--- flow/design.v ---
module multiplier
  (
   input                     clk,
   input                     rst,
   input                     en,
   input [BITS-1:0]          data_a,
   input [BITS-1:0]          data_b,
   output reg [(BITS*2)-1:0] result,
   output                    done
   );
   parameter BITS = 16;
   localparam STATE_IDLE     = 0;
   localparam STATE_MULTIPLY = 1;
   reg                    state;
   reg [$clog2(BITS)-1:0] mul_counter;
   reg [BITS-1:0]         data_a_reg;
   reg [(BITS*2)-1:0]     data_b_reg;
   assign done = (STATE_IDLE == state) && !en;
   always @ (posedge clk) begin
      case (state)
         STATE_IDLE: begin
            if (en) begin
               mul_counter <= 0;
               data_a_reg <= data_a;
               data_b_reg <= { {BITS{1'b0}}, data_b };
               result <= 0;
               state <= STATE_MULTIPLY;
            end
         end
         STATE_MULTIPLY: begin
            if (mul_counter == BITS - 1) begin
               state <= STATE_IDLE;
            end else begin
               mul_counter <= mul_counter + 1;
            end
            data_a_reg <= data_a_reg >> 1;
            data_b_reg <= data_b_reg << 1;
            if (data_a_reg[0]) begin
               result <= result + data_b_reg;
            end
         end
      endcase
      if (rst) begin
         state <= STATE_IDLE;
      end
   end
endmodule
module divider
  (
   input                 clk,
   input                 rst,
   input                 en,
   input [BITS-1:0]      dividend,
   input [BITS-1:0]      divisor,
   output reg [BITS-1:0] quotient,
   output [BITS-1:0]     remainder,
   output                done
   );
   parameter BITS = 16;
   localparam STATE_IDLE   = 0;
   localparam STATE_DIVIDE = 1;
   reg                    state;
   reg [$clog2(BITS)-1:0] div_counter;
   reg [(BITS-1)*2:0]     dividend_reg;
   reg [(BITS-1)*2:0]     divisor_reg;
   assign done = (STATE_IDLE == state) && !en;
   assign remainder = dividend_reg[BITS-1:0];
   always @ (posedge clk) begin
      case (state)
        STATE_IDLE: begin
           if (en) begin
              div_counter <= 0;
              dividend_reg <= { {BITS-1{1'b0}}, dividend };
              divisor_reg <= { divisor, {BITS-1{1'b0}} };
              quotient <= 0;
              state <= STATE_DIVIDE;
           end
        end
        STATE_DIVIDE: begin
           if (div_counter == BITS - 1) begin
              state <= STATE_IDLE;
           end else begin
              div_counter <= div_counter + 1;
           end
           divisor_reg <= divisor_reg >> 1;
           if (dividend_reg < divisor_reg) begin
              quotient <= quotient << 1;
           end else begin
              quotient <= (quotient << 1) | 1'b1;
              dividend_reg <= dividend_reg - divisor_reg;
           end
        end
      endcase
      if (rst) begin
         state <= STATE_IDLE;
      end
   end
endmodule
module processor
  (
   input                        clk,
   input                        rst,
   input                        boot_done,
   output reg [11:0]            status_digits,
   output reg                   halted,
   output reg [16-1:0]  instr_ptr,
   input                        instr_valid,
   input [32-1:0]      cur_instr,
   output reg                   cache_wr_en,
   output reg [16-1:0]  cache_wr_addr,
   output reg [16-1:0]  cache_wr_data,
   input                        cache_wr_done,
   output reg                   cache_rd_en,
   output reg [16-1:0]  cache_rd_addr,
   input [16-1:0]       cache_rd_data,
   input                        cache_rd_done,
   input                        pixel_wr_done,
   output reg                   pixel_en,
   output reg [7:0]             pixel_rgb,
   output reg [7:0]             pixel_x,
   output reg [7:0]             pixel_y,
   input [16-1:0]       rnd,
   output reg                   ms_time_rst,
   input [16-1:0]       ms_time,
   input [142-1:0] buf_inputs
   );
   reg [16-1:0]  registers [16-1:0];
   reg                   overflow_flag;
   reg                   carry_flag;
   reg                   zero_flag;
   reg                   sign_flag;
   wire [7:0]            opcode = cur_instr[31:24];
   wire [7:0]            arg1 = cur_instr[23:16];
   wire [7:0]            arg2 = cur_instr[15:8];
   wire [3:0]            reg1 = arg1[3:0];
   wire [3:0]            reg2 = arg2[3:0];
   wire [16-1:0] dest = registers[reg1];
   wire [16-1:0] src  = registers[reg2];
   wire [15:0]           argA = cur_instr[23:8];
   wire [15:0]           argB = cur_instr[15:0];
   wire signed [16-1:0] signed_dest = dest;
   reg [3:0]             load_reg;
   reg                       multiply_en;
   reg [16-1:0]      multiply_data_a;
   reg [16-1:0]      multiply_data_b;
   wire [(16*2)-1:0] multiply_result;
   wire                      multiply_done;
   multiplier #(.BITS(16)) multiplier_
     (
      .clk(clk),
      .rst(rst),
      .en(multiply_en),
      .data_a(multiply_data_a),
      .data_b(multiply_data_b),
      .result(multiply_result),
      .done(multiply_done)
      );
   reg                   divide_en;
   reg [16-1:0]  dividend;
   reg [16-1:0]  divisor;
   wire [16-1:0] quotient;
   wire [16-1:0] remainder;
   wire                  divide_done;
   divider #(.BITS(16)) divider_
     (
      .clk(clk),
      .rst(rst),
      .en(divide_en),
      .dividend(dividend),
      .divisor(divisor),
      .quotient(quotient),
      .remainder(remainder),
      .done(divide_done)
      );
   localparam [3:0] STATE_PRE_BOOT   = 0;
   localparam [3:0] STATE_HALT       = 1;
   localparam [3:0] STATE_EXECUTING  = 2;
   localparam [3:0] STATE_WR_WAIT    = 3;
   localparam [3:0] STATE_PIXEL_WAIT = 4;
   localparam [3:0] STATE_RD_WAIT    = 5;
   localparam [3:0] STATE_RET_WAIT   = 6;
   localparam [3:0] STATE_MULTIPLY   = 7;
   localparam [3:0] STATE_DIVIDE     = 8;
   reg [3:0]            state;
   always @ (posedge clk) begin
      cache_wr_en <= 0;
      cache_rd_en <= 0;
      pixel_en <= 0;
      multiply_en <= 0;
      divide_en <= 0;
      ms_time_rst <= 0;
      case (state)
        STATE_PRE_BOOT: begin
           if (boot_done) begin
              state <= STATE_EXECUTING;
           end
        end
        STATE_HALT: begin
           halted <= 1;
        end
        STATE_EXECUTING: begin
           halted <= 0;
           if (instr_valid) begin
              execute();
           end
        end
        STATE_WR_WAIT: begin
           if (cache_wr_done) begin
              state <= STATE_EXECUTING;
           end
        end
        STATE_PIXEL_WAIT: begin
           if (pixel_wr_done) begin
              state <= STATE_EXECUTING;
           end
        end
        STATE_RD_WAIT: begin
           if (cache_rd_done) begin
              registers[load_reg] <= cache_rd_data;
              state <= STATE_EXECUTING;
           end
        end
        STATE_RET_WAIT: begin
           if (cache_rd_done) begin
              instr_ptr <= cache_rd_data + 32 / 8;
              state <= STATE_EXECUTING;
           end
        end
        STATE_MULTIPLY: begin
           if (multiply_done) begin
              registers[load_reg] <= multiply_result[16-1:0];
              state <= STATE_EXECUTING;
           end
        end
        STATE_DIVIDE: begin
           if (divide_done) begin
              registers[load_reg] <= quotient;
              state <= STATE_EXECUTING;
           end
        end
      endcase
      if (rst) begin
         state <= STATE_PRE_BOOT;
         status_digits <= 0;
         halted <= 0;
         instr_ptr <= 0;
         cache_wr_en <= 0;
         cache_rd_en <= 0;
         pixel_en <= 0;
         pixel_rgb <= 0;
         ms_time_rst <= 0;
         multiply_en <= 0;
         divide_en <= 0;
         overflow_flag <= 0;
         carry_flag <= 0;
         zero_flag <= 0;
         sign_flag <= 0;
      end
   end
   task execute;
      reg [16:0] result;
      begin
         result = 0;
         instr_ptr <= instr_ptr + 32 / 8;
         case (opcode)
           8'h00: begin
           end
           8'h01: begin
              registers[reg1] <= buf_inputs[src];
           end
           8'h02: begin
              if (cache_wr_done) begin
                 push(instr_ptr);
                 instr_ptr <= argA;
              end else begin
                 instr_ptr <= instr_ptr;
              end
           end
           8'h03: begin
              if (cache_rd_done) begin
                 pop();
                 registers[4'b0] <= registers[4'b0] - arg1 - 16 / 8;
                 state <= STATE_RET_WAIT;
              end else begin
                 instr_ptr <= instr_ptr;
              end
           end
           8'h04: begin
              if (cache_rd_done) begin
                 read(src);
              end else begin
                 instr_ptr <= instr_ptr;
              end
           end
           8'h05: begin
              if (cache_rd_done) begin
                 read(argB);
              end else begin
                 instr_ptr <= instr_ptr;
              end
           end
           8'h06: begin
              registers[reg1] <= src;
           end
           8'h07: begin
              registers[reg1] <= argB;
           end
           8'h08: begin
              if (cache_wr_done) begin
                 push(dest);
              end else begin
                 instr_ptr <= instr_ptr;
              end
           end
           8'h09: begin
              if (cache_rd_done) begin
                 pop();
              end else begin
                 instr_ptr <= instr_ptr;
              end
           end
           8'h0A: begin
              result = dest + src;
              registers[reg1] <= result[16-1:0];
           end
           8'h0B: begin
              result = dest - src;
              registers[reg1] <= result[16-1:0];
           end
           8'h0C: begin
              if (multiply_done) begin
                 multiply_en <= 1;
                 multiply_data_a <= dest;
                 multiply_data_b <= src;
                 state <= STATE_MULTIPLY;
                 load_reg <= reg1;
              end else begin
                 instr_ptr <= instr_ptr;
              end
           end
           8'h0D: begin
              if (divide_done) begin
                 divide_en <= 1;
                 dividend <= dest;
                 divisor <= src;
                 state <= STATE_DIVIDE;
                 load_reg <= reg1;
              end else begin
                 instr_ptr <= instr_ptr;
              end
           end
           8'h0E: begin
              registers[reg1] <= dest & src;
           end
           8'h0F: begin
              registers[reg1] <= dest | src;
           end
           8'h10: begin
              registers[reg1] <= dest ^ src;
           end
           8'h11: begin
              registers[reg1] <= dest << src;
           end
           8'h12: begin
              registers[reg1] <= signed_dest >>> src;
           end
           8'h13: begin
              registers[reg1] <= dest >> src;
           end
           8'h14: begin
              result = dest - src;
           end
           8'h15: begin
              result = { 1'b0, dest & src };
           end
           8'h16: begin
              pixel_rgb <= dest[7:0];
           end
           8'h17: begin
              if (pixel_wr_done) begin
                 pixel_en <= 1;
                 pixel_x <= dest[7:0];
                 pixel_y <= src[7:0];
                 state <= STATE_PIXEL_WAIT;
              end else begin
                 instr_ptr <= instr_ptr;
              end
           end
           8'h18: begin
              if (cache_wr_done) begin
                 write(dest, src);
              end else begin
                 instr_ptr <= instr_ptr;
              end
           end
           8'h19: begin
              if (cache_wr_done) begin
                 write(dest, argB);
              end else begin
                 instr_ptr <= instr_ptr;
              end
           end
           8'h1A: begin
              registers[reg1] <= ms_time;
           end
           8'h1B: begin
              ms_time_rst <= 1;
           end
           8'h1C: begin
              registers[reg1] <= rnd;
           end
           8'h30: begin
              instr_ptr <= dest;
           end
           8'h31: begin
              instr_ptr <= argA;
           end
           8'h32: begin
              if (zero_flag) begin
                 instr_ptr <= argA;
              end
           end
           8'h33: begin
              if (!zero_flag) begin
                 instr_ptr <= argA;
              end
           end
           8'h34: begin
              if (!zero_flag && sign_flag == overflow_flag) begin
                 instr_ptr <= argA;
              end
           end
           8'h35: begin
              if (sign_flag == overflow_flag) begin
                 instr_ptr <= argA;
              end
           end
           8'h36: begin
              if (!carry_flag && !zero_flag) begin
                 instr_ptr <= argA;
              end
           end
           8'h37: begin
              if (!carry_flag) begin
                 instr_ptr <= argA;
              end
           end
           8'h38: begin
              if (sign_flag != overflow_flag) begin
                 instr_ptr <= argA;
              end
           end
           8'h39: begin
              if (sign_flag != overflow_flag || zero_flag) begin
                 instr_ptr <= argA;
              end
           end
           8'h3A: begin
              if (carry_flag) begin
                 instr_ptr <= argA;
              end
           end
           8'h3B: begin
              if (carry_flag || zero_flag) begin
                 instr_ptr <= argA;
              end
           end
           8'h3C: begin
              if (overflow_flag) begin
                 instr_ptr <= argA;
              end
           end
           8'h3D: begin
              if (!overflow_flag) begin
                 instr_ptr <= argA;
              end
           end
           8'h3E: begin
              if (sign_flag) begin
                 instr_ptr <= argA;
              end
           end
           8'h3F: begin
              if (!sign_flag) begin
                 instr_ptr <= argA;
              end
           end
           default: begin
              status_digits <= 12'h700 | opcode;
              state <= STATE_HALT;
           end
         endcase
         if (8'h14 == opcode || 8'h15 == opcode ||
             8'h0A == opcode || 8'h0B == opcode) begin
            set_flags(result);
         end else begin
            clear_flags();
         end
      end
   endtask
   task write;
      input [16-1:0] data;
      input [16-1:0] addr;
      begin
         cache_wr_en <= 1;
         cache_wr_addr <= addr;
         cache_wr_data <= data;
         state <= STATE_WR_WAIT;
      end
   endtask
   task read;
      input [16-1:0] addr;
      begin
         load_reg <= reg1;
         cache_rd_en <= 1;
         cache_rd_addr <= addr;
         state <= STATE_RD_WAIT;
      end
   endtask
   task push;
      input [16-1:0] push_data;
      reg [16-1:0]   new_stack_ptr;
      begin
         new_stack_ptr = registers[4'b0] + 16 / 8;
         write(push_data, new_stack_ptr);
         registers[4'b0] <= new_stack_ptr;
      end
   endtask
   task pop;
      reg [16-1:0] stack_ptr;
      begin
         stack_ptr = registers[4'b0];
         read(stack_ptr);
         registers[4'b0] <= stack_ptr - 2;
      end
   endtask;
   task set_flags;
      input [16:0] result;
      begin
         if (8'h0A == opcode) begin
            overflow_flag <= (dest[16-1] &
                              src[16-1] &
                              ~result[16-1]) |
                             (~dest[16-1] &
                              ~src[16-1] &
                              result[16-1]);            
         end else if (8'h0B == opcode || 8'h14 == opcode) begin
            overflow_flag <= (dest[16-1] &
                              ~src[16-1] &
                              ~result[16-1]) |
                             (~dest[16-1] &
                              src[16-1] &
                              result[16-1]);
         end else begin
            overflow_flag <= 0;
         end
         carry_flag <= result[16];
         zero_flag <= (0 == result[16-1:0]);
         sign_flag <= result[16-1];
      end
   endtask
   task clear_flags;
      begin
         overflow_flag <= 0;
         carry_flag <= 0;
         zero_flag <= 0;
         sign_flag <= 0;
      end
   endtask
endmodule
--- flow/run.sh ---
#!/bin/bash
# the make line also repeats each setting of config.mk as NAME=value (left out here)
make -C /OpenROAD-flow-scripts/flow DESIGN_CONFIG=/design/flow/config.mk WORK_HOME=/design/flow/orfs CLKGATE_MAP_FILE= finish
--- flow/config.mk ---
export PLATFORM = sky130hd
export DESIGN_NAME = processor
export DESIGN_NICKNAME = processor
export VERILOG_FILES = /design/flow/design.v
export SDC_FILE = /design/flow/constraint.sdc
export NUM_CORES = 4
export LEC_CHECK = 0
export CAP_MARGIN = 20
export CORE_MARGIN = 2
export CORE_UTILIZATION = 58
export CTS_CLUSTER_SIZE = 34
export PLACE_DENSITY = 0.6
export SLEW_MARGIN = 20
--- flow/constraint.sdc ---
create_clock -name core_clock -period 5.55 [get_ports {clk}]
set_input_delay 1.1100 -clock core_clock [delete_from_list [all_inputs] [get_ports {clk}]]
set_output_delay 1.1100 -clock core_clock [all_outputs]
set_load 0.01 [all_outputs]
==> summary.txt, run 1 <==
The synthesis and place-and-route flow finished, so here is a summary.

The run finished with no timing, DRC or antenna violations. The maximum clock frequency is 0.184 GHz. For reference, the top cells by count after synthesis are edfxtp_1 (522), nand2_1 (279), nor2_1 (271). In the hold report, the worst path ends at state[1]. The transition time of the tightest slew-check pin is 1.18 ns.

The timing report gives the clock slew at the launch and capture registers of the worst setup and hold paths as 0.06 ns. The total vias in the final route came out at 34900. The required time of the worst setup path is 5.94 ns.

The number of sinks on the clock net is 577. Buffers inserted to repair hold after CTS numbered 0. The via count of the first global-routing pass came out at 34200. The final hold slack is 0.490 ns. STA classifies the critical path endpoint as a flop. For the worst flop-to-flop path, the logic depth is 19. The startpoint identified for the worst register-to-register timing path is registers[0][0].

The setup slack of the worst register-to-register path is 0.35 ns. The skew report gives the latency at the later pin of the worst-skew pair as 0.66 ns. The basic-gate share of the synthesized area counting and, or, nand and nor cells is 12.4%. The combinational group power came out at 2.33 mW. The power group with the largest share is registers. The post-route standard cell area excluding fillers is 0.0453 mm^2.

The post-placement worst setup slack is -0.841 ns. Yosys shows that the main logic family after synthesis is multiplexers. The count of buffers added on input and output ports is 332. CTS reports a maximum clock tree buffer depth of 3. The chip height is 252 um. STA classifies the critical path startpoint as an input port.

The most frequently used flop master after synthesis is edfxtp_1. The worst setup margin is 0.108 ns. The count of library flops with an enable pin came out at 522. TritonCTS built the clock tree. The hold-critical path depth came out at 2. The I/O pin total came out at 334. The total power density per cell area is 249 mW/mm^2. The average footprint of a synthesized cell came out at 11.1 um^2. Among the stages of the critical path, the cell type that occurs most often is buf_4. Entering global routing, the biggest net connects 93 pins. Of the total synthesized cell area, the portion taken by full adders, half adders and majority gates is 4.38%. Sorting the synthesized cells by area gives the leading types as edfxtp_1 (44%), mux4_2 (9.1%), ha_1 (4.1%). The path length in cells of the critical path is 22. The number of hold-slack violations in the final timing report is 0.

Checking max transition, the worst relative margin is 20.7%. Global routing consumed, over all layers together, 51.6% of the routing resources. The worst vdd rail ir drop is 0.000312 V. Summing every instance area after synthesis gives 0.0357 mm^2. The starting density of the core came out at 58.9%. The design internal power came out at 8.05 mW. The synthesized instance count is 3210.

For the worst min-delay path, the startpoint reported by OpenROAD is state[1]. The sequential group power came out at 4.75 mW. In the final report, the number of endpoints failing setup comes to 0. The die span in x came out at 252 um. The fraction of power consumed by sequential logic is 42.1%.

The number of synthesis warnings is 3. The wire length of the first global-routing pass came out at 235 mm. The worst stage delay on the critical path is 0.53 ns.

The number of OpenROAD warnings came out at 63. The clock H-tree reported by CTS has 2 levels. In the log, the iteration count for the first detailed-route pass is 9. The slowest stage of the critical path belongs to the cell mux4_2. Looking at the gate-level netlist, the highest instance count belongs to edfxtp_1. Summed over all nets, the half-perimeter wirelength after detailed placement is 118 mm. The number of nets with antenna violations after routing came out at 0. In this run the clock root is driven by a clkbuf_16.

The switching share of power is 28.6%. The residual DRC count is 0. Per the synthesis report, the single largest cell type by area occupies 43.9% of cell area. The category of cells accounting for the largest share of critical-path delay is AND-OR/OR-AND gates. The count of pins over their slew limit came out at 0.

The floorplan net count came out at 3561. The chip area in the Yosys report came out at 0.0357 mm^2. Looking at the reg2reg group, the worst path ends at registers[13][6]. The post-synthesis cell count from yosys is 3210.

The total wire length is 168 mm. The tightest min-delay check is of the flop to flop type. The distinct cell type count of the synthesized netlist came out at 89.

For reference, the critical path cell chain is buf_6 -> buf_12 -> buf_4 -> mux4_2 -> a22oi_1 -> nand2_1 -> inv_1 -> ha_1 -> o21ai_1 -> and2_1 -> o31ai_4 -> a2111oi_2 -> buf_4 -> o41ai_4 -> xnor2_1 -> a221o_1 -> a211oi_1 -> a221oi_1 -> o221ai_1 -> buf_4 -> a21oi_4 -> buf_12. Multiplexer cells account for 15.3% of the synthesized area. The fraction of registers with async set or reset after synthesis came out at 0%.

In this run the worst path has a maximum fanout of 16. The number of max-capacitance violations reported came out at 0. The post-synthesis to final-layout area growth is 26.8%. The number of core rows is 90.

The synthesized design spends more area on one cell type than any other, namely edfxtp_1. The script logs the ratio of routed vias to standard cells as 7.40. The final weighted congestion in routability-driven placement is 1.14. The switching component of the power is 3.23 mW. The synthesized netlist devotes 14.1% of its cell area to compound gates. The total global routing overflow is 0.

The proportion of power drawn by the clock network came out at 37.3%. The final-layout setup total negative slack came out at 0 ns. The leakage power summed over all cells came out at 17.0 nW.

The violation count after the first detailed-routing iteration came out at 6280. According to the timing report, the critical path is captured at registers[5][14]. In this run, power in the clock network comes to 4.20 mW. The average wire per cell in the routed design came out at 35.7 um. The fraction of power consumed by combinational cells came out at 20.6%. The number of nets at the end of the flow is 4223. The final clock period utilization by the worst path is 98.1%.

The worst setup path category is input port to flop. The number of flip-flops and latches in the synthesized netlist came out at 577. The minimum period implied by the final worst setup slack came out at 5.44 ns. Per the synthesis report, the XOR/XNOR share of the synthesized area is 2.80%. Summing the sequential cell areas from Yosys gives 47.0% of the chip area. CTS added clock buffers totalling 59. The initial antenna violation count is 11. The count of fill cells added during filler insertion is 3716. The critical path arrival is 5.83 ns. The overall die size recorded for this design is 0.0635 mm^2.

The placed instances occupy a cell area of 0.0430 mm^2. The area of the core is 0.0606 mm^2. The launch point of the critical path was reported as cur_instr[16]. The count of buffer and inverter cells on the critical path came out at 7. Across the routed clock network, the largest skew measured is 0.0381 ns.
==> routing by layer <==
layer / vias up / part of all wire (%) / track usage, %
met3: 1192 / 15 / 18.6
met5: - / 0.036 / 0.463
li1: 13600 / - / -
met4: 8 / 11 / 39.5
met1: 16300 / 32 / 60.7
met2: 3728 / 43 / 77.4
==> layout make-up <==
type | instances | area (um^2) | share of cell area (%)
Timing Repair Buffer | 808 | 7160 | 15.8
Clock inverter | 37 | 400 | 0.884
Clock buffer | 74 | 1610 | 3.55
Antenna cell | 9 | 22.5 | 0.0498
Tap cell | 782 | 978 | 2.16
Inverter | 141 | 537 | 1.19
Sequential cell | 577 | 16800 | 37.1
Multi-Input combinational cell | 2285 | 17800 | 39.3
==> stage by stage <==
stage	utilization (%)	power, mW	cells
detailed placement	71.0	6.99	4583
CTS	74.3	11.1	4694
global placement	71.0	6.97	4583
floorplan	-	5.90	3210
finish	74.7	11.3	4713
global route	74.7	11.4	4707
==> repair_timing <==
item,in CTS,in global routing
gates cloned,0,1
resized,4,33
buffers inserted,0,8
setup endpoints to repair,48,136
pin swaps,1,8
==> run 2: changes to the inputs <==
Settings changed: ABC_AREA from default to 1, CAP_MARGIN 20 to 30, CELL_PAD_IN_SITES_DETAIL_PLACEMENT from default to 2, CORE_MARGIN 2 to 8, CORE_UTILIZATION 58 to 43, CTS_CLUSTER_SIZE 34 to 41, GPL_ROUTABILITY_DRIVEN from default to 1, GPL_TIMING_DRIVEN from default to 1, MIN_ROUTING_LAYER from default to met1, PLACE_DENSITY 0.6 to 0.5, TNS_END_PERCENT from default to 40.
Clock period 5.55 ns to 8.27 ns, I/O delays scaled along.
==> summary.txt, run 2 <==
The synthesis and place-and-route flow finished, so here is a summary.

From bottom edge to top edge, the die measures 307 um. In this run, the synthesized area fraction spent on AND-OR/OR-AND gates is recorded as 19.1%. The final cell count without fillers is 6184. The routed via count divided by cell count is 7.55.

The starting density of the core is 43.2%. The total global routing overflow is 0. Setup repair after global routing left no endpoint under its margin. According to the I/O placement log, the pin count is 334.

Counting every net in the synthesized netlist gives 4908. On the final layout, the worst hold slack is 0.526 ns. Clock-pin slew was measured on the worst setup and hold paths at 0.06 ns. The most critical setup path has its endpoint at registers[5][9]. The overall routing resource usage came out at 51.1%. The maximum clock frequency is 0.116 GHz. Ranked by instance count, the synthesized netlist is headed by nand2_1 (1007), edfxtp_1 (522), inv_1 (514). The area share of the leading cell type in the synthesized netlist came out at 42.9%.

The relative slew slack is -30.4%. The adder-cell share of the synthesized area came out at 4.28%. The final timing report lists a max-slew violation count of 14. edfxtp_1 takes more of the synthesized area than any other cell. The script parses the final routing iteration and logs DRC violations as 0.

The required time of the worst setup path is 8.51 ns. The area of the core is 0.0846 mm^2. Looking at the cell usage after synthesis, the top flip-flop cell is edfxtp_1.

The total power density per cell area came out at 190 mW/mm^2. The cell repeated most along the worst path is nor2_1. The routed design has 278 mm of wire.

The timing report gives the biggest stage delay along the critical path as 1.47 ns. The violation count after the first detailed-routing iteration is 9002. At the worst endpoint, the arrival time is 8.86 ns. The number of hold-slack violations in the final timing report is 0. Max-cap violations in this run came to 3.

The path class of the tightest hold or removal check is flop to flop. The fraction of power consumed by sequential logic came out at 37.9%. The detailed router placed 46700 vias in this run. The area fraction in mux cells came out at 0%. Per the timing report, the most critical flop-to-flop path finishes at registers[15][12]. The script extracted a total leakage power of 17.9 nW.

The total CTS buffers is 72. The run finished, with violations left. The count of library flops with an enable pin is 522. The power dissipated in the clock network came out at 3.53 mW. The synthesized netlist cell count came out at 4557. The HPWL after detailed placement came out at 156 mm. The first element of the critical path is cur_instr[31]. The depth of the CTS H-tree is 3. The fraction of registers with async set or reset after synthesis came out at 0%. The first global-routing pass estimated 351 mm of wire. IR analysis of the VDD net gives a maximum drop of 0.000244 V. The worst min-delay path startpoint is status_digits[7]. The final clock period utilization by the worst path came out at 104%. The skew report gives the latency at the later pin of the worst-skew pair as 0.73 ns.

The number of cells on the worst reg-to-reg path came out at 27. The post-synthesis cell count from yosys came out at 4557. The post-synthesis to final-layout area growth came out at 20.9%. The final weighted congestion in routability-driven placement is 1.14. The count of final setup violators is 74.

The count of nets left with antenna violations once routing finished came out at 0. Summed over all nets, the switching power comes to 3.00 mW. Per report_power, the clock group accounts for 42.0% of the total. The script reports the combined buffer and inverter count of the critical path as 6. The cell area that synthesis handed to floorplanning was 0.0365 mm^2. The total of buffers placed on input and output ports is 332. The die span in x is 307 um.

The element type at the critical path end is a flop. In the hold timing report, the worst path depth is 2. The switching share of power came out at 35.7%. The average footprint of a synthesized cell came out at 8.01 um^2.

The setup slack of the worst register-to-register path came out at 1.05 ns. The number of flip-flops and latches in the synthesized netlist came out at 577. The count of fill cells added during filler insertion came out at 9030.

The number of core rows came out at 107. Per report_power, the Combinational row totals 1.69 mW. For this run, the number of Yosys warnings is 3. The distinct cell type count of the synthesized netlist came out at 63.

The xor-xnor portion of the synthesized cell area came out at 1.63%. On the final layout, the worst clock skew is 0.0475 ns. The path length in cells of the critical path is 16. The chip area in the Yosys report came out at 0.0365 mm^2. In the setup report, the worst path falls into the class input port to flop.

The via count of the first global-routing pass came out at 46000. The basic-gate share of the synthesized area counting and, or, nand and nor cells came out at 20.3%. Looking at the power breakdown, combinational cells take 20.1% of the total.

Yosys attributes the largest share of cell area to edfxtp_1 (43%), nand2_1 (10%), o21ai_0 (6.4%). In the final routed layout, each cell accounts on average for 45.0 um. At the end of the flow, the number of nets in the layout was 5248.

The maximum fanout along the worst path came out at 16. Per the STA report, the cell with the highest stage delay on the worst path is nor3_1. The placed instance count is 5958.

The type of origin of the critical path is an input port. The minimum period implied by the final worst setup slack is 8.63 ns. Yosys shows that the main logic family after synthesis is simple AND/OR/NAND/NOR gates. The initial antenna violation count came out at 63. The root buffer cell chosen for the clock tree is clkbuf_16.

The category of cells accounting for the largest share of critical-path delay is simple AND/OR/NAND/NOR gates. The beginning of the worst register-to-register path is registers[0][0]. The number of sinks on the clock net is 577. The portion of the post-synthesis area used by sequential elements is 45.9%. The path with the worst hold slack has its endpoint at status_digits[7]. The transition time of the tightest slew-check pin came out at 1.94 ns.

The power group with the largest share is the clock network. The violated checks flagged are capacitance limit, slew limit, setup timing. The completed layout was analyzed and its total power is 8.40 mW. The design internal power is 5.40 mW.

The iteration tally of the first detailed-router pass came out at 9. Looking at the clock tree report, the maximum root-to-sink buffer count equals 3. For the sequential group, total power comes out at 3.19 mW. In this run the full chip footprint comes out at 0.0945 mm^2. Entering global routing, the biggest net connects 116 pins. The number of OpenROAD warnings came out at 69. The signal on the critical path passes through clkdlybuf4s50_1 -> nor2_1 -> inv_1 -> nor3_1 -> inv_1 -> nor2_1 -> inv_1 -> nor2_1 -> clkinv_1 -> buf_4 -> nor2_1 -> nor2_1 -> nand2_1 -> nand2_1 -> nand2_1 -> nand2_1. The CTS tree is built.

The worst setup margin came out at -0.356 ns. Among all cell types in the netlist, the one instantiated most often is nand2_1.
[run 2: what timing repair did]
action / CTS / global route
buffers inserted: 0 / 1
endpoints found under the setup margin: 0 / 16
resized: 0 / 3
hold buffers: 0 / 0
[run 2: stage by stage]
stage / setup TNS, ns / cell area, um^2 / worst slack [ns] / utilization (%)
2_1_floorplan: 0 / 36500 / 1.93 / -
3_3_place_gp: 0 / 41400 / 0.584 / 49.0
3_5_place_dp: 0 / 41500 / 0.282 / 49.1
4_1_cts: 0 / 43800 / 0.805 / 51.8
5_1_grt: 0 / 44100 / 0.0720 / 52.1
6_report: -16.30 / 44200 / -0.356 / 52.2
[run 2: final cells by class]
cell class / instances / area (um^2) / share of cell area (%)
repair buffers: 502 / 4730 / 10.7
inverters: 550 / 2070 / 4.68
clock buffers: 89 / 1900 / 4.30
clock inverters: 43 / 394 / 0.893
multi-input cells: 3194 / 16600 / 37.7
diodes: 85 / 213 / 0.482
well taps: 1144 / 1430 / 3.24
flip-flops and latches: 577 / 16800 / 38.0
[run 2: per-layer routing]
metal / global-route usage (%) / wire length, um / part of all wire [%]
met1: 55.1 / 85200 / 31
met2: 78.9 / 116000 / 42
met3: 19.0 / 40400 / 14
met4: 43.9 / 35500 / 13
met5: 2.01 / 938 / 0.34
==> run 3: changes to the inputs <==
Settings changed: ABC_AREA 1 to default, CELL_PAD_IN_SITES_DETAIL_PLACEMENT 2 to default, CORE_ASPECT_RATIO from default to 1.16, CORE_MARGIN 8 to 7, CORE_UTILIZATION 43 to 40, CTS_CLUSTER_SIZE 41 to 33, GPL_ROUTABILITY_DRIVEN 1 to default, GPL_TIMING_DRIVEN 1 to default, HOLD_SLACK_MARGIN from default to 0.2, MIN_ROUTING_LAYER met1 to default, PLACE_DENSITY 0.5 to 0.83, TNS_END_PERCENT 40 to default.
Clock period 8.27 ns to 12.3 ns, I/O delays scaled along.
==> summary.txt, run 3 <==
The synthesis and place-and-route flow finished, so here is a summary.

The run finished with no timing, DRC or antenna violations. In the finished design, the share of the clock period the worst path needs comes to 72.2%. After synthesis, the cell types taking the most area are edfxtp_1 (44%), mux4_2 (9.1%), ha_1 (4.1%). The number of core rows is 117. The count of pins over their slew limit came out at 0. The met1 track demand over resource in global routing is 33.7%. The most frequently used flop master after synthesis is edfxtp_1. By startpoint and endpoint, the worst setup path is classified as input port to flop. After synthesis, flip-flops and latches occupy 47.0% of the total area.

The power dissipated in the clock network came out at 1.85 mW. The overall routing resource usage is 28.5%. The violation count after the first detailed-routing iteration came out at 4712. In the post-route report, total wirelength is listed as 147 mm. The total area of sequential cells came out at 0.0168 mm^2.

The number of hold-slack violations in the final timing report came out at 0. The critical path starts at cur_instr[19]. According to the hold report, the worst path is of the flop to flop type. In this run, placement finished with an instance count of 4626. The post-synthesis cell count from yosys is 3210. The I/O pin total came out at 334. The residual DRC count is 0. The slowest library cell on the worst path is nor2b_1. The hold-critical path depth came out at 2. Post-CTS repair ended up resizing 0 cells. The beginning of the worst register-to-register path is registers[0][1].

The largest part of the power goes to registers. The synthesized netlist cell count came out at 3210. The worst setup path is launched from an input port.

The starting density of the core is 40.5%. edfxtp_1 takes more of the synthesized area than any other cell. The met2 track demand over resource in global routing is 43.9%. The OpenROAD report gives the critical path a required time of 12.67 ns. The timing report gives the biggest stage delay along the critical path as 0.95 ns. The area of the core came out at 0.0881 mm^2. The chip height came out at 336 um. The element type at the critical path end is a flop.

Setup repair after global routing left no endpoint under its margin. The adder-cell share of the synthesized area came out at 4.38%. The maximum clock frequency came out at 0.113 GHz. For reference, the top logic cell family by area is multiplexers. The count of library flops with an enable pin came out at 522. The area fraction in compound gates after synthesis is 14.1%. Looking at the clock tree report, the maximum root-to-sink buffer count equals 3. The fraction of power consumed by sequential logic is 44.5%. The design internal power is 3.47 mW. According to the dpl log, the detail-placed design has an HPWL of 107 mm. The end point of the critical path is registers[8][15]. The number of OpenROAD warnings came out at 60.

The floorplan net count came out at 3561. The layout report lists the multi-input gate area as 0.0176 mm^2. The met3 track demand over resource in global routing is 11.5%. The area share of the leading cell type in the synthesized netlist is 43.9%.

The switching share of power is 28.1%. In this run the most critical hold path is launched from state[5]. The power report puts the leakage power at 15.1 nW. Of the total power, combinational logic draws 17.2%. The maximum fanout along the worst path came out at 16. The cell repeated most along the worst path is nand2_1. The end of the worst hold path is state[5]. Entering global routing, the biggest net connects 93 pins. Clock tree synthesis inserted a total of 57 buffers.

For the worst-skew pair, the clock arrives at the later sink with an insertion delay of 0.71 ns. In this run the number of cells on the critical path is 17. Per the OpenROAD power report, switching power amounts to 1.36 mW. Per the CTS log, the root buffer master is clkbuf_16. The clock transition at the register clock pins on the worst setup and hold paths after CTS came out at 0.07 ns.

The xor-xnor portion of the synthesized cell area is 2.80%. The total power density per cell area came out at 113 mW/mm^2. The initial antenna violation count came out at 10. The transition time of the tightest slew-check pin is 1.22 ns.

The report lists the cells along the critical path as clkdlybuf4s50_1 -> nor2b_1 -> a22oi_1 -> nand2_1 -> inv_1 -> ha_1 -> or2_2 -> a221oi_1 -> o22ai_1 -> o41ai_1 -> o41ai_1 -> o31ai_2 -> nand2_1 -> a221o_1 -> o311ai_1 -> nand2_1 -> a31oi_2. The wire length of the first global-routing pass is 207 mm. The hold buffer count at cts is 0. Counting cells, the worst reg-to-reg path comes to 18.

By count the netlist is led by edfxtp_1 (522), nand2_1 (279), nor2_1 (271). The proportion of power drawn by the clock network is 38.3%. The final cell count without fillers came out at 4746. The sequential group power is 2.14 mW. The final-layout setup total negative slack is 0 ns.

The synthesis report gives the async set-or-reset register share as 0%. Across all register-to-register paths, the minimum setup slack is 5.64 ns. Buffers added to address setup during post-CTS repair amount to 0. In this run, the synthesized area fraction spent on and/or/nand/nor cells is recorded as 12.4%. Dividing the synthesized area by the synthesized cell count gives 11.1 um^2. The final weighted congestion in routability-driven placement is 1.06. The area of the chip is 0.0978 mm^2. The number of nets with antenna violations after routing is 0. The endpoint of the most critical register-to-register path is registers[8][14]. The routed design shows a wire length per standard cell of 30.9 um. Data arrives at the worst endpoint at 9.25 ns. The stat command in Yosys gives a chip area of 0.0357 mm^2.

The final timing report lists clock skew as 0.0854 ns. The depth of the CTS H-tree is 2. The CTS tree is built.

The timing report notes that buffer and inverter cells on the critical path total 2. The routed via count divided by cell count is 6.54. The busiest layer in global routing is met2. The total global routing overflow came out at 0. The total vias in the final route is 31100. The post-synthesis to final-layout area growth came out at 19.3%.

The netlist area before placement came out at 0.0357 mm^2. The iteration tally of the first detailed-router pass came out at 9. Clock tree synthesis found a total of 577 sinks. Measured along the x axis, the die boundary spans 291 um. The minimum period implied by the final worst setup slack came out at 8.88 ns. The number of max-capacitance violations reported came out at 0.

The via count of the first global-routing pass is 30000. The relative slew slack is 18.9%. The count of final setup violators is 0.

The synthesis stats list as the most numerous cell edfxtp_1. The number of synthesis warnings came out at 3. The combinational group power is 0.832 mW. The count of fill cells added during filler insertion is 7780. The cell family contributing the most delay on the critical path is AND-OR/OR-AND gates. The number of flip-flops and latches in the synthesized netlist is 577. The area fraction in mux cells is 15.3%. Per the power-grid run, VDD falls by no more than 0.000127 V.

The distinct cell type count of the synthesized netlist is 89. The number of nets at the end of the flow is 3854. Port buffering added 332 buffers.
-- run 3: cell type report --
| cell class | instances | share of cell area (%) |
|---|---|---|
| Multi-Input combinational cell | 2285 | 41.3 |
| Sequential cell | 577 | 39.4 |
| Timing Repair Buffer | 441 | 9.80 |
| Clock buffer | 65 | 3.64 |
| Tap cell | 1190 | 3.50 |
| Inverter | 141 | 1.25 |
| Clock inverter | 42 | 1.10 |
| Antenna cell | 5 | 0.0294 |
-- run 3: stage by stage --
step	util, %	power (mW)	hold slack, ns	instance area, um^2	worst slack, ns
5_1_grt	48.3	4.92	0.489	42600	3.13
3_5_place_dp	45.9	2.98	0.453	40400	2.60
2_1_floorplan	-	2.64	0.426	35700	4.48
4_1_cts	48.2	4.79	0.463	42500	3.26
6_report	48.3	4.82	0.457	42600	3.42
3_3_place_gp	45.8	2.98	0.433	40300	2.89
-- run 3: routing by layer --
layer	up-vias	wire length (um)
met3	681	20900
met5	-	74
met4	8	11200
met2	2587	63500
li1	12900	-
met1	14900	51000
==> run 4: changes to the inputs <==
Settings changed: CAP_MARGIN 30 to 20, CELL_PAD_IN_SITES_DETAIL_PLACEMENT from default to 1, CORE_ASPECT_RATIO 1.16 to default, CORE_MARGIN 7 to 8, CORE_UTILIZATION 40 to 47, CTS_CLUSTER_SIZE 33 to default, GPL_TIMING_DRIVEN from default to 0, HOLD_SLACK_MARGIN 0.2 to default, MAX_ROUTING_LAYER from default to met5, MIN_ROUTING_LAYER from default to met1, PLACE_DENSITY 0.83 to default, SETUP_SLACK_MARGIN from default to 0.52, SLEW_MARGIN 20 to 40.
Clock period 12.3 ns to 8.5 ns, I/O delays scaled along.
==> summary.txt, run 4 <==
The synthesis and place-and-route flow finished, so here is a summary.

The sequential group power is 3.10 mW. The number of sinks on the clock net came out at 577. The average footprint of a synthesized cell is 11.1 um^2. The type of origin of the critical path is an input port.

The violation count after the first detailed-routing iteration is 4289. The worst setup margin came out at 0.550 ns. The iteration tally of the first detailed-router pass came out at 6. Max-cap violations in this run came to 0. Per the CTS log, the root buffer master is clkbuf_16.

The number of OpenROAD warnings came out at 61. The combinational group power is 1.35 mW. The post-synthesis cell count from yosys came out at 3210. Setup repair after global routing left no endpoint under its margin. The critical path arrival came out at 8.47 ns. The number of cells on the worst hold path is listed as 1. The end point of the critical path is registers[1][15]. The net count after synthesis is 3561. The count of final setup violators came out at 0.

Buffers placed on the I/O ports in this run total 325. In the routed layout, each cell is associated on average with a via count of 6.98. The synthesized design contains 522 enable-type register cells. Counting every instance in the synthesized netlist gives 3210. The switching component of the power was reported as 2.16 mW.

The first element of the critical path is cur_instr[9]. Between the synthesized netlist and the finished layout, the area growth was recorded as 22.2%. The required time of the worst setup path came out at 9.02 ns. The leakage power summed over all cells came out at 15.4 nW.

The cell repeated most along the worst path is buf_2. The depth of the CTS H-tree came out at 2. The total CTS buffers came out at 60. For reference, the top cells by area after synthesis are edfxtp_1 (44%), mux4_2 (9.1%), ha_1 (4.1%). The power report attributes to the sequential group a share of 42.3%. The design internal power is 5.18 mW. The area fraction in compound gates after synthesis is 14.1%. The hold buffer count at cts came out at 0.

The area of the core is 0.0756 mm^2. The overall routing resource usage is 39.4%. The number of nets at the end of the flow is 3984. The number of cells on the worst reg-to-reg path is 21. The transition time of the tightest slew-check pin is 0.996 ns.

The startpoint identified for the worst hold timing path is state[0]. The class of the worst hold path is flop to flop. The portion of the post-synthesis area used by sequential elements is 47.0%.

Per the synthesis report, the single largest cell type by area occupies 43.9% of cell area. Entering global routing, the biggest net connects 36 pins. In the final report, the number of hold violations comes to 0. The switching share of power came out at 29.4%. The final layout reports a setup TNS of 0 ns.

The flow ran to the end and the layout has no timing, DRC or antenna violations. The final weighted congestion in routability-driven placement is 1.02. The initial antenna violation count came out at 14. The distinct cell type count of the synthesized netlist is 89.

The flow reports power dissipated in the clock network as 2.88 mW. The total wire length came out at 175 mm. The count of fill cells added during filler insertion came out at 7823. The number of nets with antenna violations after routing came out at 0. The total global routing overflow is 0. The area fraction in mux cells is 15.3%.

The netlist area before placement came out at 0.0357 mm^2. Per the synthesis report, the adder-cell share of the synthesized area is 4.38%. The starting density of the core is 47.2%. The number of core rows came out at 101. The residual DRC count is 0.

Across all layers, the routed design uses 32600 vias. The worst hold path terminates at state[0]. Per the timing report, the biggest fanout along the worst path comes to 16.

The slowest stage of the critical path is the clkdlybuf4s50_1 cell. The I/O pin total is 334. The post-placement worst setup slack is -2.06 ns. The insertion delay of the later-clocked pin in the worst-skew pair is 0.70 ns. The script logs the mean routed wire length per placed instance as 37.4 um. The die span in x is 292 um. The chip area in the Yosys report came out at 0.0357 mm^2.

The number of flip-flops and latches in the synthesized netlist came out at 577. The count of pins over their slew limit is 0. In the post-synthesis netlist, the cell with the most instances is edfxtp_1. The count of buffer and inverter cells on the critical path is 8. The path length in cells of the critical path is 22. Looking at the cell usage after synthesis, the top flip-flop cell is edfxtp_1. The setup check on the worst reg-to-reg path leaves a slack of 1.69 ns. For the worst reg-to-reg path, the endpoint reported by OpenROAD is registers[1][15].

The relative slew slack came out at 32.7%. The total power density per cell area is 168 mW/mm^2. After synthesis, the most frequently instantiated cells are edfxtp_1 (522), nand2_1 (279), nor2_1 (271).

In the synthesized netlist, the dominant kind of combinational cell is multiplexers. In this run the critical register-to-register path is launched from registers[0][1]. The wire length of the first global-routing pass is 246 mm. The HPWL after detailed placement came out at 131 mm. The proportion of power drawn by the clock network is 39.3%. The die covers 0.0850 mm^2. The chip height came out at 292 um. The number of synthesis warnings is 3. The via count of the first global-routing pass was 33800. The fraction of registers with async set or reset after synthesis is 0%. The final clock period utilization by the worst path came out at 93.5%. STA classifies the critical path endpoint as a flop. The maximum clock frequency is 0.126 GHz. The basic-gate share of the synthesized area counting and, or, nand and nor cells came out at 12.4%. The xor-xnor portion of the synthesized cell area came out at 2.80%.

The worst vdd rail ir drop is 0.000192 V. For reference, the critical path cell chain is clkdlybuf4s50_1 -> buf_2 -> mux4_2 -> mux2i_1 -> mux2_4 -> buf_2 -> buf_2 -> buf_2 -> ha_1 -> clkbuf_1 -> a221oi_1 -> o22ai_1 -> o41ai_4 -> o41ai_2 -> o31ai_2 -> buf_4 -> nand2_1 -> a221o_1 -> o311ai_2 -> nand2_1 -> a31oi_4 -> buf_12. For the finished layout, the period the worst path requires is 7.95 ns. Ranked by power, first place goes to registers. The category of cells accounting for the largest share of critical-path delay is buffers and inverters. The post-route clock skew came out at 0.0952 ns. The maximum clock path buffer count is 3. The fraction of power consumed by combinational cells came out at 18.4%. TritonCTS built the clock tree.

The critical path in this run is classified as input port to flop. The worst stage delay on the critical path came out at 0.54 ns. The clock transition at the register clock pins on the worst setup and hold paths after CTS is 0.07 ns. The biggest area contributor in the post-synthesis netlist is edfxtp_1.
## run 4: cell type report
type                    instances  area (um^2)  area share (%)
multi-input cells            2285        18100            41.6
flip-flops and latches        577        16800            38.5
repair buffers                361         3780            8.66
clock buffers                  72         1630            3.74
well taps                     978         1220            2.81
plain buffers                 207          993            2.28
inverters                     141          534            1.23
clock inverters                42          505            1.16
diodes                         10         25.0          0.0574
## run 4: repair_timing
item	in CTS	in global routing
gates resized	49	31
endpoints found under the setup margin	196	147
pin swaps	4	3
buffers inserted	6	4
## run 4: per-stage QoR
stage / cells / utilization (%) / total power [mW] / cell area (um^2) / hold slack [ns]
4_1_cts: 4658 / 57.3 / 7.26 / 43300 / 0.473
3_5_place_dp: 4538 / 54.2 / 4.42 / 41000 / 0.459
5_1_grt: 4664 / 57.7 / 7.44 / 43600 / 0.497
6_report: 4673 / 57.7 / 7.34 / 43600 / 0.474
2_1_floorplan: 3210 / - / 3.82 / 35700 / 0.426
3_3_place_gp: 4513 / 53.2 / 4.38 / 40200 / 0.433
## run 4: metal layers
layer / GRT usage (%) / vias to the layer above / routed length (um)
met5: 0 / - / 143
met2: 61.5 / 2522 / 77800
met1: 48.2 / 16300 / 63000
met3: 11.7 / 644 / 21100
li1: - / 13100 / -
met4: 24.0 / 18 / 12900
==> run 5: changes to the inputs <==
Settings changed: CAP_MARGIN 20 to 10, CELL_PAD_IN_SITES_DETAIL_PLACEMENT 1 to default, CORE_MARGIN 8 to 4, CORE_UTILIZATION 47 to 40, CTS_CLUSTER_SIZE from default to 18, GPL_TIMING_DRIVEN 0 to default, HOLD_SLACK_MARGIN from default to -0.09, MAX_ROUTING_LAYER met5 to default, MIN_ROUTING_LAYER met1 to default, SETUP_SLACK_MARGIN 0.52 to 0.6, SLEW_MARGIN 40 to 0.
Clock period 8.5 ns to 9.0 ns, I/O delays scaled along.
==> summary.txt, run 5 <==
The synthesis and place-and-route flow finished, so here is a summary.

The flow ran to the end and the layout has no timing, DRC or antenna violations. The number of synthesis warnings is 3. The fraction of registers with async set or reset after synthesis is 0%.

From bottom edge to top edge, the die measures 307 um. The worst hold path terminates at state[5]. The area fraction in compound gates after synthesis is 14.1%. STA classifies the critical path startpoint as an input port.

The relative slew slack came out at 5.92%. The main area contributors are edfxtp_1 (44%), mux4_2 (9.1%), ha_1 (4.1%). The number of hold-slack violations in the final timing report came out at 0. The average footprint of a synthesized cell came out at 11.1 um^2. The stat command in Yosys gives a chip area of 0.0357 mm^2. For reference, full adder, half adder and majority cells occupy 4.38% of the area reported after synthesis. The area of the core came out at 0.0885 mm^2. The residual DRC count is 0. The floorplan net count came out at 3561. The insertion delay of the later-clocked pin in the worst-skew pair came out at 0.64 ns. The post-route clock skew is 0.0410 ns.

The total global routing overflow came out at 0. The total of buffers placed on input and output ports came out at 332. The post-synthesis cell count from yosys is 3210. The proportion of power drawn by the clock network came out at 41.0%.

The placed instance count came out at 4635. The critical path arrival is 7.94 ns. The starting density of the core came out at 40.3%. The number of sinks on the clock net came out at 577.

The count of buffers added by post-CTS timing repair for setup is 0. Per the detailed placement report, the placed cell area equals 0.0406 mm^2. The setup slack of the worst register-to-register path is 2.69 ns. The worst setup margin is 1.32 ns. Of the combinational cells, the family taking the most area is multiplexers. The final-layout setup total negative slack is 0 ns. The final layout contains 3891 nets. For reference, the most critical setup path is categorized as input port to flop. The count of library flops with an enable pin came out at 522. Setup repair after global routing left no endpoint under its margin. The via count of the first global-routing pass came out at 28700. The iteration tally of the first detailed-router pass is 10. The power group with the largest share is registers. The maximum fanout along the worst path came out at 48.

The number of cells on the worst reg-to-reg path came out at 16. The total power density per cell area is 161 mW/mm^2. For reference, the critical path is launched at cur_instr[16]. The switching component of the power is 1.92 mW. The launch point of the worst min-delay path is recorded as state[5]. The synthesized netlist cell count is 3210.

Gates resized during post-CTS repair numbered 0. The maximum clock path buffer count is 3. The end point of the critical path is registers[8][14].

The design internal power came out at 5.00 mW. According to the dpl log, the detail-placed design has an HPWL of 109 mm. The post-synthesis to final-layout area growth is 20.4%.

Together, buffers and inverters on the worst path number 1. The distinct cell type count of the synthesized netlist is 89. For reference, the clock transition at the flip-flops on the worst setup and hold paths is 0.06 ns.

The pin closest to its max-slew limit shows a slew of 1.41 ns. In this run the clock root is driven by a clkbuf_16. The post-placement worst setup slack is 0.796 ns. The netlist area before placement came out at 0.0357 mm^2.

The portion of the post-synthesis area used by sequential elements is 47.0%. The fraction of power consumed by sequential logic is 42.4%. The global routing report lists combined usage of all routing layers as 30.1%. The worst vdd rail ir drop came out at 0.000116 V. The area of the chip is 0.0941 mm^2. The number of core rows is 109. The maximum clock frequency is 0.130 GHz.

The total CTS buffers came out at 66. The critical path's slowest stage uses the library cell a21oi_1. The count of pins over their slew limit came out at 0. The power dissipated in the clock network is 2.83 mW. STA lists the endpoint of the worst register-to-register path as registers[8][14]. The flow reports that combinational logic draws 16.7% of the design power. The area share of the leading cell type in the synthesized netlist came out at 43.9%. The routed via count divided by cell count came out at 6.36. The area fraction in mux cells came out at 15.3%. TritonCTS built the clock tree. Checking hold timing, the worst path is listed with class flop to flop.

The basic-gate share of the synthesized area counting and, or, nand and nor cells came out at 12.4%. Net switching is 27.7% of the power. The cell with the most instances after synthesis is edfxtp_1. The cell taking the most area after synthesis is edfxtp_1. The count of final setup violators came out at 0. Per the timing report, the most critical flop-to-flop path originates at registers[0][3]. The leakage power in the latest report is 15.3 nW. The sequential group power came out at 2.93 mW. The longest incremental delay of any stage on the critical path is reported as 1.01 ns. For this run, the leading register cell type out of synthesis is edfxtp_1.

The layout stage reports a final design area of 0.0430 mm^2. The number of nets with antenna violations after routing came out at 0. The congestion estimate from routability-driven global placement came to 1.04. The hold buffer count at cts came out at 0. The xor-xnor portion of the synthesized cell area came out at 2.80%. Looking at the clock tree report, the H-tree level count equals 3. The die is 307 um wide.

The total vias in the final route is 30300. Counting the fill cells in the layout gives 8055. The worst setup path is captured at a flop.

The routed design has 147 mm of wire. The initial antenna violation count came out at 14. Per STA, the worst path accumulates the most delay in the family AND-OR/OR-AND gates.

The signal on the critical path passes through buf_4 -> mux4_2 -> a22oi_1 -> nand2_1 -> fa_1 -> a211oi_1 -> o21a_1 -> o31ai_1 -> a2111oi_0 -> o41ai_1 -> xnor2_1 -> a221o_1 -> a211oi_1 -> a221oi_1 -> o221ai_1 -> a21oi_1. The hold-critical path depth is 2. The wire length of the first global-routing pass is 206 mm.

The number of max-capacitance violations reported is 0. The required time of the worst setup path came out at 9.26 ns. Sorting the synthesized cells by how often they occur yields edfxtp_1 (522), nand2_1 (279), nor2_1 (271). The minimum period implied by the final worst setup slack is 7.68 ns. After synthesis the netlist holds a flip-flop and latch count of 577. The I/O pin total came out at 334. The combinational group power is 1.15 mW. The number of OpenROAD warnings is 60.

Among the stages of the critical path, the cell type that occurs most often is a211oi_1. The path length in cells of the critical path is 16. Dividing the final minimum period by the clock period gives 85.3%. For this sky-water flow run, the detailed-routed wirelength per cell is reported as 30.8 um.

The pin count of the biggest net entering global routing came out at 68. The final cell count without fillers came out at 4769. The violation count after the first detailed-routing iteration came out at 4450.
==> run 5: area by class of cell <==
cell class	instances	area [um^2]	area share (%)
Antenna cell	12	30.0	0.0699
Clock buffer	76	1710	3.98
Clock inverter	44	583	1.36
Inverter	141	534	1.24
Multi-Input combinational cell	2285	17500	40.8
Sequential cell	577	16800	39.0
Tap cell	1165	1460	3.39
Timing Repair Buffer	469	4340	10.1
==> run 5: stage by stage <==
stage | total power, mW | util, % | hold slack, ns
after floorplan | 3.61 | - | 0.426
after global placement | 4.11 | 45.9 | 0.439
after detailed placement | 4.10 | 45.9 | 0.447
after CTS | 6.92 | 48.5 | 0.455
after global routing | 7.12 | 48.5 | 0.468
final | 6.92 | 48.5 | 0.454
==> run 5: per-layer routing <==
layer	part of all wire, %	global-route usage [%]	up-vias
met5	0.0089	0	-
met3	13	9.40	364
li1	-	-	13000
met1	40	41.1	14900
met4	4.7	12.0	2
met2	43	44.9	2091
==> run 6: changes to the inputs <==
Settings changed: CAP_MARGIN 10 to 30, CORE_ASPECT_RATIO from default to 1.16, CORE_MARGIN 4 to 7, CORE_UTILIZATION 40 to 33, CTS_CLUSTER_DIAMETER from default to 25, CTS_CLUSTER_SIZE 18 to 33, HOLD_SLACK_MARGIN -0.09 to 0.2, MAX_ROUTING_LAYER from default to met4, PLACE_DENSITY_LB_ADDON from default to 0.28, SETUP_SLACK_MARGIN 0.6 to default, SLEW_MARGIN 0 to 20.
Clock period 9.0 ns to 12.3 ns, I/O delays scaled along.
==> summary.txt, run 6 <==
The synthesis and place-and-route flow finished, so here is a summary.

The number of cells on the worst reg-to-reg path came out at 15. The setup slack of the worst register-to-register path is 5.79 ns. The combinational group power came out at 0.831 mW. The count of library flops with an enable pin came out at 522. The count of final setup violators is 0. In the post-synthesis netlist, the cell with the most instances is edfxtp_1. The xor-xnor portion of the synthesized cell area is 2.80%. The cell type that accounts for the most area after synthesis is edfxtp_1. After Yosys synthesis, full adders, half adders and majority gates account for 4.38% of the synthesized area. The floorplan step defined a die boundary enclosing 0.118 mm^2.

The number of hold-slack violations in the final timing report came out at 0. The number of nets at the end of the flow came out at 3965. The number of sinks on the clock net is 577. The count of buffers added by post-CTS timing repair for setup came out at 0. The dominant power group in this design is the clock network. The switching share of power came out at 25.8%.

The basic-gate share of the synthesized area counting and, or, nand and nor cells came out at 12.4%. The number of flip-flops and latches in the synthesized netlist is 577. The number of gates resized after CTS came out at 0. The chip area in the Yosys report came out at 0.0357 mm^2. The average wire per cell in the routed design came out at 29.7 um. Per report_power, the Sequential row totals 2.15 mW.

Listed in order, past its start point the critical path passes clkdlybuf4s50_1 -> nor2b_1 -> buf_4 -> a22oi_1 -> nand2_1 -> inv_1 -> ha_1 -> a221oi_1 -> o22ai_1 -> o41ai_1 -> o41ai_1 -> o31ai_2 -> nand2_1 -> a221o_1 -> o311ai_1 -> nand2_1 -> a31oi_2. The violation count after the first detailed-routing iteration came out at 3766. After layout, the worst setup slack is 3.47 ns. Ranked by total cell area, the synthesized netlist is headed by edfxtp_1 (44%), mux4_2 (9.1%), ha_1 (4.1%). The longest incremental delay of any stage on the critical path is reported as 1.04 ns.

The post-placement worst setup slack came out at 2.93 ns. The pin count of the biggest net entering global routing is 92. The final weighted congestion in routability-driven placement came out at 0.996. Setup repair after global routing left no endpoint under its margin.

The beginning of the worst register-to-register path is registers[15][2]. The hold buffer count at cts came out at 0. The area fraction in compound gates after synthesis came out at 14.1%. In this run the most critical hold path is launched from state[5]. The number of nets with antenna violations after routing is 0. The post-route clock skew is 0.0702 ns.

The busiest layer in global routing is met2. Buffers inserted during clock tree synthesis total 159. The area of the core came out at 0.107 mm^2. In the finished design, the share of the clock period the worst path needs comes to 71.8%.

Max fanout on the critical path was recorded as 16. The synthesized netlist cell count is 3210. The via count of the first global-routing pass came to 30400.

Counting the warning lines in the Yosys log gives 3. The required time of the worst setup path came out at 12.67 ns. Global routing finished with a remaining overflow of 0.

The number of OpenROAD warnings is 60. The design internal power came out at 5.43 mW. The initial antenna violation count is 11. The leakage power summed over all cells is 16.9 nW.

The residual DRC count came out at 0. The total of buffers placed on input and output ports came out at 332. The H-tree generated during clock tree synthesis spans 4 levels. The minimum period implied by the final worst setup slack came out at 8.83 ns. The worst setup path is captured at a flop. For met1 alone, demand over resource in global routing was 33.2%. The power dissipated in the clock network came out at 4.33 mW. The largest family of logic cells by area is multiplexers. Between the synthesized netlist and the finished layout, the area growth was recorded as 30.6%. The clock transition at the register clock pins on the worst setup and hold paths after CTS is 0.04 ns.

The routed layout has 30900 vias. Looking at the critical path, the single cell with the biggest stage delay is clkdlybuf4s50_1. The post-synthesis cell count from yosys is 3210. The flow ran to the end and the layout has no timing, DRC or antenna violations.

The total wire length came out at 154 mm. Hold analysis lists the worst path endpoint as state[5]. In the Yosys report, the sequential cells make up 47.0% of the chip area. The area fraction in mux cells came out at 15.3%. The number of max-capacitance violations reported came out at 0.

The fraction of power consumed by sequential logic is 29.4%. The worst vdd rail ir drop is 0.000112 V. The maximum clock path buffer count is 3. The cell area that synthesis handed to floorplanning was 0.0357 mm^2. The type of origin of the critical path is an input port.

TritonCTS built the clock tree. The path length in cells of the critical path came out at 17. The switching component of the power came out at 1.89 mW. The fraction of registers with async set or reset after synthesis is 0%. Grouping stages by cell kind, the critical path spends the most delay in AND-OR/OR-AND gates. The highest clock rate this design can be run at is 0.113 GHz.

The count of buffer and inverter cells on the critical path is 3. At the pin with the least slew margin, the transition time is 1.19 ns. The critical path arrival came out at 9.21 ns.

The class of the worst hold path is flop to flop. The most frequently used flop master after synthesis is edfxtp_1. The hold-critical path depth is 2. In this design, the critical path's most frequently occurring cell is nand2_1. The setup path with the least slack is of type input port to flop. The clock root buffer master is clkbuf_16.

The iteration tally of the first detailed-router pass came out at 6. The floorplan net count came out at 3561. The HPWL after detailed placement is 112 mm. After synthesis, the mean cell area works out to 11.1 um^2.

The floorplan has 129 rows. The power report attributes to the clock group a share of 59.2%. The gate-level netlist out of Yosys references 89 unique cell types. The capture point of the worst register-to-register path is recorded as registers[0][15]. The total power density per cell area is 157 mW/mm^2. The count of pins over their slew limit came out at 0.

The slew check shows that the tightest pin keeps a relative margin of 19.9%. The wire length of the first global-routing pass came out at 220 mm. The die is 368 um tall. Across every metal layer, demand over resource in global routing totals 26.0%. The routed via count divided by cell count is 5.93. The die span in x is 319 um. The met2 track demand over resource in global routing came out at 38.4%.

The starting density of the core came out at 33.4%. Routing resource usage on met3 recorded by global route was 7.17%. Counting instances in the post-synthesis netlist gives the leading cell types as edfxtp_1 (522), nand2_1 (279), nor2_1 (271). The end point of the critical path is registers[0][15]. The final-layout setup total negative slack is 0 ns. The insertion delay of the later-clocked pin in the worst-skew pair came out at 0.76 ns.

The I/O pin total came out at 334. The fraction of power consumed by combinational cells is 11.4%. OpenSTA lists the critical path startpoint as cur_instr[19]. After synthesis, the largest area contributor takes up 43.9% of total cell area.
==> run 6: area by class of cell <==
class                      count  area [um^2]
clock buffer                 180         4100
tap                         1441         1800
antenna                        6         15.0
clock inverter               119         1640
inverter                     141          534
fill                       10000        60400
multi-input combinational   2285        17500
sequential                   577        16800
timing repair buffer         450         4210
==> run 6: through the flow <==
step / std cells / hold WS, ns / area, um^2 / total power, mW / utilization [%]
after floorplan: 3210 / 0.426 / 35700 / 2.64 / -
after global placement: 4870 / 0.434 / 40600 / 3.00 / 38.0
after detailed placement: 4881 / 0.440 / 40700 / 2.99 / 38.1
after CTS: 5180 / 0.448 / 46500 / 7.34 / 43.4
after global routing: 5199 / 0.484 / 46600 / 7.51 / 43.6
final: 5199 / 0.452 / 46600 / 7.31 / 43.6
==> run 6: per-layer routing <==
layer | wire length [um] | share of wire (%)
met1 | 61300 | 40
met2 | 68200 | 44
met3 | 16800 | 11
met4 | 8100 | 5.2
met5 | 0 | 0
==> run 7: changes to the inputs <==
Settings changed: CAP_MARGIN 30 to 20, CORE_ASPECT_RATIO 1.16 to default, CORE_MARGIN 7 to 2, CORE_UTILIZATION 33 to 70, CTS_CLUSTER_DIAMETER 25 to 363, CTS_CLUSTER_SIZE 33 to 35, HOLD_SLACK_MARGIN 0.2 to default, PLACE_DENSITY from default to 0.82, PLACE_DENSITY_LB_ADDON 0.28 to default, SETUP_SLACK_MARGIN from default to -0.4.
Clock period 12.3 ns to 4.2 ns, I/O delays scaled along.
==> summary.txt, run 7 <==
Here are the numbers from the latest Yosys + OpenROAD run.

The average footprint of a synthesized cell came out at 11.1 um^2. In the synthesized netlist, the dominant kind of combinational cell is multiplexers. Of all cell types, the one taking the most synthesized area is edfxtp_1.

The final weighted congestion in routability-driven placement came out at 1.51. The number of flip-flops and latches in the synthesized netlist is 577. The most frequently used flop master after synthesis is edfxtp_1. The stage where the flow stopped is global routing. After synthesis, the most frequently instantiated cells are edfxtp_1 (522), nand2_1 (279), nor2_1 (271). Of the synthesized area, sequential elements account for 47.0%. Per the synthesis report, the AND-OR/OR-AND share of the synthesized area is 14.1%. In the Yosys report the total cell count is 3210. The netlist area before placement is 0.0357 mm^2. According to the floorplan report, the die height is 230 um. The starting density of the core is 71.0%. The total of buffers placed on input and output ports is 332. The total global routing overflow came out at 432. The number of sinks on the clock net is 577. Looking at the clock tree report, the H-tree level count equals 1. The number of core rows came out at 82.

For this run the detailed placement stage logged an HPWL of 116 mm. The area of the chip came out at 0.0528 mm^2. 334 I/O pins were placed. The clock passes through at most 3 buffers. The count of library flops with an enable pin came out at 522. The run stopped with a tool error. The distinct cell type count of the synthesized netlist is 89. The cell-mix breakdown from Yosys lists the simple-gate area share as 12.4%.

After synthesis, the share of flip-flops with an asynchronous set or reset is 0%. CTS placed an instance of clkbuf_16 at the clock tree root. The xor-xnor portion of the synthesized cell area is 2.80%. The die span in x came out at 230 um. The synthesized instance count is 3210. The area fraction in mux cells is 15.3%. The synthesized design devotes to its leading area cell type 43.9% of total area. Global routing used 84.4% of the available tracks across all layers.

The chip area in the Yosys report is 0.0357 mm^2. The area of the core came out at 0.0503 mm^2. The adder-cell share of the synthesized area came out at 4.38%. Yosys printed 3 warnings. By area the synthesized netlist is led by edfxtp_1 (44%), mux4_2 (9.1%), ha_1 (4.1%). The floorplan net count is 3561. The tool reported: "[ERROR GRT-0116] Global routing finished with congestion. Check the congestion regions in the DRC Viewer". The total CTS buffers is 20. By instance count, the leading cell after synthesis is edfxtp_1.
run 7: metal layers:
metal | overflow | GRT usage (%)
met5 | - | -
met4 | 136 | 77.0
met3 | 34 | 74.3
met2 | 224 | 95.9
met1 | 38 | 84.0
run 7: metrics by stage:
step	hold WS [ns]	setup slack (ns)	instance area, um^2	instances	total power, mW
4_1_cts	0.475	-0.606	45200	4661	11.9
3_5_place_dp	0.456	-1.74	44300	4617	9.26
3_3_place_gp	0.438	-1.32	44300	4617	9.13
2_1_floorplan	0.426	-1.02	36200	3210	7.82
run 7: repair_timing:
| action | in CTS |
|---|---|
| pin swaps | 17 |
| hold buffers | 0 |
| endpoints found under the setup margin | 253 |
| cloned | 2 |
| buffers inserted | 10 |
| gates resized | 49 |
Power figures rest on the tool's default switching activity, not on a simulated workload.
